Setup of juniper:
Design gioco, start of the top module:
module gioco(
	i_ani_stb,														 
	i_clk,															 
	i_rst,															 
	i_animate,														 
	i_dx, 															 
	i_sx,																 
	i_start,															 
	o_x1_pal, o_x2_pal,											 
	o_y1_pal, o_y2_pal,
	o_x1_nav, o_x2_nav,											 
	o_y1_nav, o_y2_nav,
	bri1,bri2,bri3,bri4,bri5,bri6,bri7,bri8,bri9,bri10, 
	ok, ko,															 
	ff_life															 
);
Size: about 2,000 cells after synthesis, about 77 flip-flops.
==> flow/config.mk <==
export PLATFORM = sky130hd
export DESIGN_NAME = gioco
export DESIGN_NICKNAME = gioco
export VERILOG_FILES = /design/flow/design.v
export SDC_FILE = /design/flow/constraint.sdc
export NUM_CORES = 4
export LEC_CHECK = 0
export CAP_MARGIN = 15
export CORE_ASPECT_RATIO = 0.72
export CORE_MARGIN = 2
export CORE_UTILIZATION = 72
export CTS_CLUSTER_SIZE = 21
export HOLD_SLACK_MARGIN = 0.08
export MIN_ROUTING_LAYER = met1
export SLEW_MARGIN = 20
==> flow/constraint.sdc <==
create_clock -name core_clock -period 11.0 [get_ports {i_clk}]
set_input_delay 2.2000 -clock core_clock [delete_from_list [all_inputs] [get_ports {i_clk}]]
set_output_delay 2.2000 -clock core_clock [all_outputs]
set_load 0.01 [all_outputs]
run.sh (not shown) runs the stock make flow with config.mk's settings and CLKGATE_MAP_FILE=.
FAIL juniper @ detailed placement: tool exited with error
Modified inputs, yarrow compared to juniper
Settings: swapping 72 for 58 in CORE_UTILIZATION; clearing CTS_CLUSTER_SIZE, which used to be 21; clearing CORE_ASPECT_RATIO, which used to be 0.72; swapping 15 for 20 in CAP_MARGIN; clearing HOLD_SLACK_MARGIN, which used to be 0.08; clearing MIN_ROUTING_LAYER, which used to be met1; swapping 11.0 for 12.0 in the clock period (ns, I/O delays scaled along).
==> results <==
The layout from yarrow, despite a flow that completed every stage, fails the layout checks, with the failing checks listed as setup timing. Delta(chip area, yarrow - juniper) > 0. As far as post-synthesis instance area goes, juniper and yarrow are indistinguishable; the numbers are identical. Going from juniper to yarrow, floorplan die width went down by about 5.3%; XOR/XNOR share of the synthesized area was more or less identical.
Changes in violet relative to yarrow:
Settings: setting CTS_CLUSTER_SIZE to 40 for the first time; changing CORE_UTILIZATION from 58 to 68; changing the clock period (ns, I/O delays scaled along) from 12.0 to 16.9.
==> comparison <==
- Flip-flop count of violet is on par with yarrow.
- Per the comparison of violet with yarrow, post-detailed-placement half-perimeter wirelength -8500 µm; cell depth of the worst flop-to-flop path -3.3%; worst IR drop on VDD -22 µV.
- In the metrics for yarrow and violet, the one carrying the lower power share of the clock group is yarrow.
- The global-route usage of violet falls short of that of yarrow by 2.4 points.
- The final report for violet shows a completed flow and a layout that fails verification, specifically setup timing.
- Sort yarrow and violet by final worst-path setup slack, descending, and violet comes first.
- Library cell contributing the largest single delay on the critical path: sky130_fd_sc_hd__dfxtp_4 -> yarrow, sky130_fd_sc_hd__nor3b_2 -> violet
The following lists how ember was set up differently from violet:
Settings: swapping 2 for 5 in CORE_MARGIN; clearing CTS_CLUSTER_SIZE, which used to be 40; swapping 68 for 64 in CORE_UTILIZATION; swapping 16.9 for 24.0 in the clock period (ns, I/O delays scaled along).
Notes after the runs:
- ember: done, clean on timing, DRC and antenna
- Compared with violet, in ember tightest slew margin relative to the limit saw an increase, total number of nets in the final design saw a decrease.
- Compared with violet, ember shows routed wire length that has gone down by a few percent.
- Taking violet as the reference point, the count of placed standard cells including taps of ember falls by 58.


Starting RTL as in the previous note.
clock: 14.2 ns
lec_check: 0
cap_margin: 25
cell_pad_in_sites_detail_placement: 2
core_margin: 2
core_utilization: 62
cts_cluster_size: 21
gpl_routability_driven: 0
hold_slack_margin: 0.26
max_routing_layer: met4
min_routing_layer: met2
place_density: 0.46
setup_slack_margin: 1.92
slew_margin: 10
The starting point stopped in 3_5_place_dp on DPL-0033.
Then changed:
- CAP_MARGIN: 25 -> 20
- CELL_PAD_IN_SITES_DETAIL_PLACEMENT: 2 -> unset
- CORE_UTILIZATION: 62 -> 32
- CTS_CLUSTER_SIZE: 21 -> unset
- GPL_ROUTABILITY_DRIVEN: 0 -> unset
- HOLD_SLACK_MARGIN: 0.26 -> unset
- MAX_ROUTING_LAYER: met4 -> unset
- MIN_ROUTING_LAYER: met2 -> unset
- PLACE_DENSITY: 0.46 -> unset
- SETUP_SLACK_MARGIN: 1.92 -> unset
- SLEW_MARGIN: 10 -> 20
- clock period: 14.2 -> 21.6 ns (I/O delays scaled with it)
Outcome:
- The new run produced a clean layout
- synthesized area does not change
- die area increases by 91%
- synthesized cell count is unchanged
Then changed:
- CORE_UTILIZATION: 32 -> 72
- CTS_CLUSTER_DIAMETER: unset -> 398
- CTS_CLUSTER_SIZE: unset -> 96
- clock period: 21.6 -> 11.9 ns (I/O delays scaled with it)
After rerunning: The changed run did not get past 3_5_place_dp (DPL-0033); synthesized cell count is unchanged; synthesized area is unchanged; die size goes down by about 55%.
Then changed:
- CORE_UTILIZATION: 72 -> 58
- CTS_CLUSTER_DIAMETER: 398 -> unset
- CTS_CLUSTER_SIZE: 96 -> unset
- clock period: 11.9 -> 14.8 ns (I/O delays scaled with it)
The new run finished but failed the layout checks on setup timing.
Synthesized cell count is unchanged.
Die size grows by 23%.
Area after synthesis is unchanged.


== run A ==
gioco again, from the RTL that the note above started with.
clock: 10.9 ns
lec_check: 0
abc_area: 1
cap_margin: 20
core_margin: 2
core_utilization: 71
gpl_routability_driven: 0
place_density_lb_addon: 0.02
setup_slack_margin: 2.73
slew_margin: 25
tns_end_percent: 40
Status: run A FAILED at detailed placement (3_5_place_dp) (tool error)
Here is what was changed in the inputs of run B compared with run A.
diff --git a/flow/config.mk b/flow/config.mk
--- a/flow/config.mk
+++ b/flow/config.mk
@@ -9,8 +9,6 @@
 export CAP_MARGIN = 20
 export CORE_MARGIN = 2
-export CORE_UTILIZATION = 71
+export CORE_UTILIZATION = 72
 export GPL_ROUTABILITY_DRIVEN = 0
 export PLACE_DENSITY_LB_ADDON = 0.02
-export SETUP_SLACK_MARGIN = 2.73
 export SLEW_MARGIN = 25
-export TNS_END_PERCENT = 40
--- outcome ---
- Tool error DPL-0033 stopped run B during detailed placement (3_5_place_dp); no final results.
- From run A to run B, aoi/oai-family share of the synthesized area did not move at all.
- As far as synthesized instance count goes, run B and run A are indistinguishable; the numbers are identical.
- Run B vs run A — placeable core area dropped slightly
- Per the comparison of run B with run A, post-synthesis xor/xnor area fraction neither gained nor lost much, horizontal die size went down about 0.7%.
- On area fraction in and, or, nand and nor cells after synthesis, run B tracks run A almost exactly.
- Re summed instance area of the synthesized netlist: no difference whatsoever between run B and run A.
- Effective utilization at floorplan: run B > run A
- Chip height: run B < run A
- Comparing run A against run B, there is no change at all in total number of placement rows.
- In the metrics for run A and run B, the one carrying the lower die area is run B.
Relative to run B, the following input files were edited for run C:
==> flow/config.mk <==
export PLATFORM = sky130hd
export DESIGN_NAME = gioco
export DESIGN_NICKNAME = gioco
export VERILOG_FILES = /design/flow/design.v
export SDC_FILE = /design/flow/constraint.sdc
export NUM_CORES = 4
export LEC_CHECK = 0
export CAP_MARGIN = 20
export CORE_MARGIN = 2
export CORE_UTILIZATION = 40
export SLEW_MARGIN = 20
==> flow/constraint.sdc <==
create_clock -name core_clock -period 24.0 [get_ports {i_clk}]
set_input_delay 4.8000 -clock core_clock [delete_from_list [all_inputs] [get_ports {i_clk}]]
set_output_delay 4.8000 -clock core_clock [all_outputs]
set_load 0.01 [all_outputs]
## What came out
- Run C was carried through to the last stage, and its layout satisfied the timing, DRC and antenna checks.
- Per the comparison of run C with run B, cell area after synthesis lower, net count after synthesis lower, fraction of synthesized cell area in xor and xnor cells higher, floorplan die width higher, number of unique standard cell types used by synthesis higher.
- Summary of run C over run B: share of synthesized cell area in full adder, half adder and majority cells went up, die size went up, standard cell core area went up, number of standard-cell rows in the floorplan went up, synthesized cell count went down.
Power figures rest on the tool's default switching activity, not on a simulated workload.
